Design measure_sys, start of the top module:
module measure_sys(
	input            sys_clk,
	input            sys_rst_n,
	input      [7:0] askdemod_data,    
	input      [9:0] fsk_demod,        
	input      [7:0] pskdemod_data,    
	output     [7:0] demod_data,
	output     [7:0] uart_mod_type,
	output    [15:0] uart_demod_fre,
	output     [7:0] uart_mod_depth,
	output reg [7:0] uart_delta_freq
);
	localparam SAMPLE_DIV = 249;   
	localparam WAVE_DIV   = 24;    
	wire [8:0] fskdemod_data_9;
	wire [9:0] fskdemod_data_10;
	wire [7:0] ma;
	wire [7:0] mf;
	wire ask_is_sine_wave;
	wire fsk_is_sine_wave;
	wire [7:0] askdemod_vpp;
	wire [9:0] fskdemod_vpp;
	wire [7:0] pskdemod_vpp;
	wire [7:0] askdemod_dc_offset;
	wire [7:0] ask_papr;
	wire [9:0] fsk_papr;
	wire [7:0] psk_papr;
	wire [15:0] ask_freq_out;
	wire [15:0] fsk_freq_out;
	wire [15:0] psk_freq_out;
	signed_unsigned_converter #(9) signed_unsigned_converter_fsk2(
		.data_in(fsk_demod[8:0]),
		.is_signed(1'b1),
		.data_out(fskdemod_data_9)
	);
	signed_unsigned_converter #(10) signed_unsigned_converter_fsk3(
		.data_in(fsk_demod),
		.is_signed(1'b1),
		.data_out(fskdemod_data_10)
	);
	wire sample_en;
	clk_divider #(.FRE_DIV(SAMPLE_DIV)) clk_divider_inst(
		.clk(sys_clk),
		.rst_n(sys_rst_n),
		.sample_en(sample_en)
	);
	measure #(.N(8), .WAVE_DIV(WAVE_DIV)) measure_ask(
		.clk(sys_clk),
		.sample_en(sample_en),
		.rst_n(sys_rst_n),
		.signal_in_unsigned(askdemod_data),
		.ma_measure_enable(1'b1),
		.mf_measure_enable(1'b0),
		.is_sine_wave(ask_is_sine_wave),
		.freq_out(ask_freq_out),
		.papr(ask_papr),
		.vpp(askdemod_vpp),
		.dc_offset(askdemod_dc_offset),
		.ma(ma),
		.mf()
	);
	measure #(.N(9), .WAVE_DIV(WAVE_DIV)) measure_fsk(
		.clk(sys_clk),
		.sample_en(sample_en),
		.rst_n(sys_rst_n),
		.signal_in_unsigned(fskdemod_data_9),
		.ma_measure_enable(1'b0),
		.mf_measure_enable(1'b1),
		.is_sine_wave(fsk_is_sine_wave),
		.freq_out(fsk_freq_out),
		.papr(fsk_papr[8:0]),
		.vpp(fskdemod_vpp[8:0]),
		.dc_offset(),
		.ma(),
		.mf(mf)
	);
	assign fsk_papr[9] = 1'b0;
	assign fskdemod_vpp[9] = 1'b0;
  ...
For scale: roughly 12000 cells after synthesis, about 540 flip-flops, roughly 76 I/O pins, ~91000 um^2 of cells after synthesis.
export LEC_CHECK = 0
export CAP_MARGIN = 15
export CELL_PAD_IN_SITES_DETAIL_PLACEMENT = 1
export CORE_MARGIN = 9
export CORE_UTILIZATION = 41
export CTS_CLUSTER_DIAMETER = 373
export MAX_ROUTING_LAYER = met4
export PLACE_DENSITY = 0.92
export SETUP_SLACK_MARGIN = -2.0
export SLEW_MARGIN = 20
create_clock -name core_clock -period 78.7 [get_ports {sys_clk}]
run.sh (not shown) runs the stock make flow with config.mk's settings and CLKGATE_MAP_FILE=.
The baseline failed in 5_1_grt.
==> next run, changes <==
ABC_AREA = 0   (was not set)
CAP_MARGIN = 20   (was 15)
CELL_PAD_IN_SITES_DETAIL_PLACEMENT = not set   (was 1)
CORE_MARGIN = 2   (was 9)
CORE_UTILIZATION = 70   (was 41)
CTS_CLUSTER_DIAMETER = 216   (was 373)
MAX_ROUTING_LAYER = not set   (was met4)
PLACE_DENSITY = not set   (was 0.92)
clock period = 35.1 ns   (was 78.7 ns; I/O delays follow)
The new run never finished: it broke off in 5_1_grt (GRT-0116); die size came out lower by 44%; area after synthesis stays the same; synthesized cell count stays the same.

========
## run 1
Starting RTL as in the previous note.
clock: 69.8 ns
lec_check: 0
abc_area: 1
cap_margin: 40
core_margin: 2
core_utilization: 72
cts_cluster_diameter: 227
hold_slack_margin: 0.29
place_density: 0.65
slew_margin: 20
Changes in run 2 relative to run 1:
- a change of CAP_MARGIN from 40 to 0
- an added TNS_END_PERCENT of 5
- a deleted PLACE_DENSITY that had been 0.65
- a deleted HOLD_SLACK_MARGIN that had been 0.29
- a change of CTS_CLUSTER_DIAMETER from 227 to 194
- a change of the clock period (ns, I/O delays scaled along) from 69.8 to 37.5
[summary]
- Run 2 terminated abnormally: 5_1_grt reported GRT-0232.
- Summary of run 2 over run 1: minimum setup slack after placement dropped 23.36 ns, count of flip-flops with a built-in enable after synthesis barely changed.
- Post-synthesis mux area share came out exactly the same in run 2 and run 1.
- Comparing run 1 against run 2, there is no change at all in cell area after technology mapping.
- Re post-CTS setup buffer count: run 2 and run 1 aren't equal, and the higher value belongs to run 2.
- Re H-tree depth: run 2 is 1 down on run 1.
- On cell total after placement, the higher figure sits with run 2, not run 1.
- Run 2 vs run 1: TritonCTS buffer count down by more than 10%
- Number of gates resized after cts (higher): run 2
### run 2 -> run 3
- clearing TNS_END_PERCENT, which used to be 5
- clearing ABC_AREA, which used to be 1
- clearing CTS_CLUSTER_DIAMETER, which used to be 194
- swapping 0 for 20 in CAP_MARGIN
- swapping 37.5 for 60.3 in the clock period (ns, I/O delays scaled along)
==> results <==
Run 3: synthesized-area fraction occupied by ao, oa, aoi and oai cells is 8.8 points higher than what run 2 reported.
Run 3 vs run 2: number of placed instances, taps included down in run 3
Measured against run 3, the instance area at placement of run 2 comes out at 1.2 times the reference value.
Every stage of the flow completed for run 3, and the final layout passed the timing, DRC and antenna checks.
Post-synthesis mux area share came out higher on run 3 than on run 2.
Looking at area enclosed by the die boundary, run 3 sits 1.4% below run 2.
In run 3 relative to run 2, yosys cell count had gone down by more than 10%.
Re deepest clock path buffer count: no difference whatsoever between run 3 and run 2.
Relative to run 2, the synthesized area measured on run 3 has decreased slightly.
> inputs changed (run 3 -> run 4)
- swapping 72 for 32 in CORE_UTILIZATION
- swapping 60.3 for 62.4 in the clock period (ns, I/O delays scaled along)
Results
- Of run 3 and run 4, the run reporting the lower fraction of the cycle the final worst path needs was run 4.
- Changes observed in run 4 relative to run 3: utilization decreased by 42 points relative to the old numbers, number of cells on the worst reg-to-reg path decreased by 10% relative to the old numbers.
- Cell area | run 4 vs run 3 | run 4 larger
- Logic share of the area was lower in run 4 than in run 3.
- Cmp run 4 vs run 3: required time of the worst setup path higher in run 4
- Run 3 → run 4: relative max-transition margin higher; power share of the combinational group lower; critical path depth lower; area overhead of the layout relative to synthesis higher.
#### Input delta (run 5 over run 4)
- an added ABC_AREA of 0
- an added SETUP_SLACK_MARGIN of 5.0
- a change of CORE_UTILIZATION from 32 to 69
- a change of the clock period (ns, I/O delays scaled along) from 62.4 to 36.8
## What came out
Summed instance area of the synthesized netlist came out exactly the same in run 5 and run 4. Compared with run 4, run 5 shows routability congestion estimate higher by 0.12. Across run 4 and run 5, a clean result was obtained everywhere but in run 5. Diff run 4 -> run 5: area of the placeable core dropped 0.15 mm2, height of the die fell 170 um, number of port buffers level, number of rows created at floorplan went down, synthesized chip area reported by yosys stayed essentially flat. Summary: die area, run 5 better than run 4.
### run 5 -> run 6
- an added CTS_CLUSTER_DIAMETER of 338
- a change of SETUP_SLACK_MARGIN from 5.0 to -2.0
- a change of ABC_AREA from 0 to 1
Findings:
- Seen in the log of run 6: GRT-0116 during 5_1_grt, after which the run never completed.
- Run 6 against run 5: count of mapped cells out of synthesis went up; die size now larger.
- In the reports for run 5 and run 6, the smaller share of the synthesized netlist area taken by xor and xnor gates belongs to run 5.
- Higher unique cell type count in the Yosys netlist among run 5 and run 6: run 5

========
Starting RTL as in the previous note.
==> flow/config.mk <==
export PLATFORM = sky130hd
export DESIGN_NAME = measure_sys
export DESIGN_NICKNAME = measure_sys
export VERILOG_FILES = /design/flow/design.v
export SDC_FILE = /design/flow/constraint.sdc
export NUM_CORES = 4
export LEC_CHECK = 0
export ABC_AREA = 1
export CAP_MARGIN = 0
export CORE_MARGIN = 2
export CORE_UTILIZATION = 72
export CTS_CLUSTER_DIAMETER = 194
export PLACE_DENSITY = 0.64
export SETUP_SLACK_MARGIN = -2.0
export SLEW_MARGIN = 20
==> flow/constraint.sdc <==
create_clock -name core_clock -period 37.3 [get_ports {sys_clk}]
set_input_delay 7.4600 -clock core_clock [delete_from_list [all_inputs] [get_ports {sys_clk}]]
set_output_delay 7.4600 -clock core_clock [all_outputs]
set_load 0.01 [all_outputs]
The baseline aborted during global routing (5_1_grt) on GRT-0116.
Then changed:
- PLACE_DENSITY: 0.64 -> default
- SETUP_SLACK_MARGIN: -2.0 -> default
- clock period: 37.3 -> 41.3 ns (I/O delays scaled with it)
After rerunning: This time the run reached the layout checks and failed them: negative setup slack. Die size is unchanged. Synthesized area stays the same. Synthesized cell count does not change.

========
## build 84
measure_sys again, from the RTL that the note above started with.
export LEC_CHECK = 0
export ABC_AREA = 1
export CAP_MARGIN = 5
export CORE_MARGIN = 2
export CORE_UTILIZATION = 72
export CTS_CLUSTER_DIAMETER = 227
export HOLD_SLACK_MARGIN = -0.09
export PLACE_DENSITY = 0.65
export SLEW_MARGIN = 20
create_clock -name core_clock -period 69.8 [get_ports {sys_clk}]
The flow did not stop early for build 84: all stages ran, and the layout cleared the timing, DRC and antenna checks.
Inputs modified between build 84 and build 1:
# build 84
export LEC_CHECK = 0
export ABC_AREA = 1
export CAP_MARGIN = 5
export CORE_MARGIN = 2
export CORE_UTILIZATION = 72
export CTS_CLUSTER_DIAMETER = 227
export HOLD_SLACK_MARGIN = -0.09
export PLACE_DENSITY = 0.65
export SLEW_MARGIN = 20
create_clock -name core_clock -period 69.8 [get_ports {sys_clk}]
# build 1
export LEC_CHECK = 0
export ABC_AREA = 1
export CAP_MARGIN = 20
export CORE_MARGIN = 2
export CORE_UTILIZATION = 69
export SLEW_MARGIN = 20
create_clock -name core_clock -period 46.9 [get_ports {sys_clk}]
[summary]
Build 1 ends up with a clock network fraction of total power that is 0.6 points higher than in build 84.
[build 1 vs build 84] buffer-and-inverter tally for the worst setup path: higher in build 1
Comparing build 84 and build 1, all-layer global routing usage is lower on build 1.
Input-level comparison between build 67 and build 1:
# build 1
export LEC_CHECK = 0
export ABC_AREA = 1
export CAP_MARGIN = 20
export CORE_MARGIN = 2
export CORE_UTILIZATION = 69
export SLEW_MARGIN = 20
create_clock -name core_clock -period 46.9 [get_ports {sys_clk}]
# build 67
export LEC_CHECK = 0
export ABC_AREA = 1
export CAP_MARGIN = 20
export CORE_MARGIN = 2
export CORE_UTILIZATION = 72
export CTS_CLUSTER_DIAMETER = 377
export PLACE_DENSITY = 0.37
export SLEW_MARGIN = 20
create_clock -name core_clock -period 28.4 [get_ports {sys_clk}]
### Flow results
- In the summary table, build 67 is marked failed, with error DPL-0038 raised in clock tree synthesis.
- From build 1 to build 67 the numbers moved as follows: placed wire-length estimate moved up; worst setup timing slack at the placement stage fell by 12.09 ns; area of the chip moved down; total I/O pin count shows no meaningful change; synthesis-stage register bit count has remained practically unchanged.
- Build 67 vs. build 1: row count dropped 3, basic-gate share of the synthesized area counting and, or, nand and nor cells barely changed.
Edits applied to the flow inputs when going from build 67 to build 94:
# build 67
export LEC_CHECK = 0
export ABC_AREA = 1
export CAP_MARGIN = 20
export CORE_MARGIN = 2
export CORE_UTILIZATION = 72
export CTS_CLUSTER_DIAMETER = 377
export PLACE_DENSITY = 0.37
export SLEW_MARGIN = 20
create_clock -name core_clock -period 28.4 [get_ports {sys_clk}]
# build 94
export LEC_CHECK = 0
export CAP_MARGIN = 20
export CORE_MARGIN = 2
export CORE_UTILIZATION = 40
export SETUP_SLACK_MARGIN = -2.0
export SLEW_MARGIN = 20
create_clock -name core_clock -period 62.4 [get_ports {sys_clk}]
Findings:
- Looking at the logs for build 94 and build 67, the single run that did not finish was build 67.
- Build 94 vs. build 67: placed wire-length estimate after detailed placement went down 87000 µm; die span in x has increased; number of distinct library cell variants in the gate-level netlist after synthesis higher.
- Build 94 gives less synthesized instance count than build 67 did.

========
== the reference run ==
measure_sys again, from the RTL that the note above started with.
clock: 97.9 ns
lec_check: 0
abc_area: 1
cap_margin: 25
cell_pad_in_sites_detail_placement: 2
cell_pad_in_sites_global_placement: 2
core_aspect_ratio: 0.9
core_margin: 8
core_utilization: 50
gpl_routability_driven: 0
setup_slack_margin: 5.0
slew_margin: 20
Flow for the reference run halted at detailed placement (3_5_place_dp), error code DPL-0033.
Input-level comparison between the trial run and the reference run:
- a change of CAP_MARGIN from 25 to 20
- a deleted SETUP_SLACK_MARGIN that had been 5.0
- a deleted CELL_PAD_IN_SITES_GLOBAL_PLACEMENT that had been 2
- a change of CORE_UTILIZATION from 50 to 72
- a deleted GPL_ROUTABILITY_DRIVEN that had been 0
- a deleted CORE_ASPECT_RATIO that had been 0.9
- a change of CORE_MARGIN from 8 to 2
- a deleted CELL_PAD_IN_SITES_DETAIL_PLACEMENT that had been 2
- a change of the clock period (ns, I/O delays scaled along) from 97.9 to 36.8
### Flow results
- The trial run: y dimension of the die about 15% below the reference run
- As far as number of standard cells reported by yosys goes, the reference run and the trial run are indistinguishable; the numbers are identical.
- Re number of library cell types mapped by synthesis: no difference whatsoever between the reference run and the trial run.
- The reference run -> the trial run: horizontal die dimension decreased by more than 10%
- The trial run vs the reference run: area of the die down by more than a quarter
- global routing (5_1_grt): the trial run exited with error

========
measure_sys again, from the RTL that the note above started with.
export LEC_CHECK = 0
export ABC_AREA = 1
export CAP_MARGIN = 0
export CELL_PAD_IN_SITES_GLOBAL_PLACEMENT = 0
export CORE_ASPECT_RATIO = 0.71
export CORE_MARGIN = 2
export CORE_UTILIZATION = 70
export CTS_CLUSTER_SIZE = 90
export GPL_ROUTABILITY_DRIVEN = 1
export HOLD_SLACK_MARGIN = 0.29
export MAX_ROUTING_LAYER = met4
export MIN_ROUTING_LAYER = met1
export PLACE_DENSITY_LB_ADDON = 0.22
export SETUP_SLACK_MARGIN = 5.0
export SLEW_MARGIN = 20
create_clock -name core_clock -period 77.3 [get_ports {sys_clk}]
The starting point completed with no timing, DRC or antenna violations.
Change:
==> flow/config.mk (replaced) <==
export PLATFORM = sky130hd
export DESIGN_NAME = measure_sys
export DESIGN_NICKNAME = measure_sys
export VERILOG_FILES = /design/flow/design.v
export SDC_FILE = /design/flow/constraint.sdc
export NUM_CORES = 4
export LEC_CHECK = 0
export ABC_AREA = 1
export CAP_MARGIN = 20
export CORE_MARGIN = 2
export CORE_UTILIZATION = 70
export CTS_CLUSTER_DIAMETER = 216
export CTS_CLUSTER_SIZE = 91
export SETUP_SLACK_MARGIN = 5.0
export SLEW_MARGIN = 20
export TNS_END_PERCENT = 5
==> flow/constraint.sdc (replaced) <==
create_clock -name core_clock -period 36.2 [get_ports {sys_clk}]
set_input_delay 7.2400 -clock core_clock [delete_from_list [all_inputs] [get_ports {sys_clk}]]
set_output_delay 7.2400 -clock core_clock [all_outputs]
set_load 0.01 [all_outputs]
This time the run did not get past 5_1_grt with GRT-0116.
Synthesized area is unchanged.
Synthesized cell count stays the same.
Die area barely changes.
Change:
==> flow/config.mk (replaced) <==
export PLATFORM = sky130hd
export DESIGN_NAME = measure_sys
export DESIGN_NICKNAME = measure_sys
export VERILOG_FILES = /design/flow/design.v
export SDC_FILE = /design/flow/constraint.sdc
export NUM_CORES = 4
export LEC_CHECK = 0
export CAP_MARGIN = 20
export CORE_MARGIN = 2
export CORE_UTILIZATION = 65
export SLEW_MARGIN = 20
==> flow/constraint.sdc (replaced) <==
create_clock -name core_clock -period 79.0 [get_ports {sys_clk}]
set_input_delay 15.8000 -clock core_clock [delete_from_list [all_inputs] [get_ports {sys_clk}]]
set_output_delay 15.8000 -clock core_clock [all_outputs]
set_load 0.01 [all_outputs]
Outcome: This time the run ran to the end with no violations; synthesized area goes down by 1.5%; synthesized cell count goes down by 15%; die size goes up by 6.1%.
Change:
--- a/flow/config.mk
+++ b/flow/config.mk
@@ -9,3 +9,3 @@
 export CORE_MARGIN = 2
-export CORE_UTILIZATION = 65
+export CORE_UTILIZATION = 68
 export SLEW_MARGIN = 20
==> flow/constraint.sdc (replaced) <==
create_clock -name core_clock -period 56.8 [get_ports {sys_clk}]
set_input_delay 11.3600 -clock core_clock [delete_from_list [all_inputs] [get_ports {sys_clk}]]
set_output_delay 11.3600 -clock core_clock [all_outputs]
set_load 0.01 [all_outputs]
- sequential power increases by 39%
- worst setup slack gets worse by 15 ns
- clock power increases by 49%
- synthesized cell count does not change
- register-to-register slack gets worse by 15 ns
- die size decreases by 4.4%
Change:
--- a/flow/config.mk
+++ b/flow/config.mk
@@ -9,3 +9,3 @@
 export CORE_MARGIN = 2
-export CORE_UTILIZATION = 68
+export CORE_UTILIZATION = 40
 export SLEW_MARGIN = 20
==> flow/constraint.sdc (replaced) <==
create_clock -name core_clock -period 62.4 [get_ports {sys_clk}]
set_input_delay 12.4800 -clock core_clock [delete_from_list [all_inputs] [get_ports {sys_clk}]]
set_output_delay 12.4800 -clock core_clock [all_outputs]
set_load 0.01 [all_outputs]
What happened:
- The changed run completed with no timing, DRC or antenna violations
- final cell count rises by a little under a tenth
- setup slack improved by 1.5 ns
- total power falls by a few percent
- sequential power falls by roughly a tenth
- first-iteration DRC count falls by a quarter to a third
- fmax falls by a little under a tenth
- final area rises slightly
Change:
--- a/flow/config.mk
+++ b/flow/config.mk
@@ -8,4 +8,7 @@
 export CAP_MARGIN = 20
+export CORE_ASPECT_RATIO = 0.8
 export CORE_MARGIN = 2
 export CORE_UTILIZATION = 40
+export GPL_ROUTABILITY_DRIVEN = 0
+export MAX_ROUTING_LAYER = met4
 export SLEW_MARGIN = 20
==> flow/constraint.sdc (replaced) <==
create_clock -name core_clock -period 44.7 [get_ports {sys_clk}]
set_input_delay 8.9400 -clock core_clock [delete_from_list [all_inputs] [get_ports {sys_clk}]]
set_output_delay 8.9400 -clock core_clock [all_outputs]
set_load 0.01 [all_outputs]
Effect:
- This time the run reached the layout checks and failed them: negative setup slack
- sequential share of layout area went down by 2.5 points
- clock skew went up by 0.010 ns
- combinational power went up by 39%
- count of clock-buffer cells in the layout went down by 4
- synthesized cell count is unchanged
- via count went up by 14%
- global-route usage went up by 3.9 points
- cell count went up by 17%
- synthesized area stays the same
Power figures rest on the tool's default switching activity, not on a simulated workload.
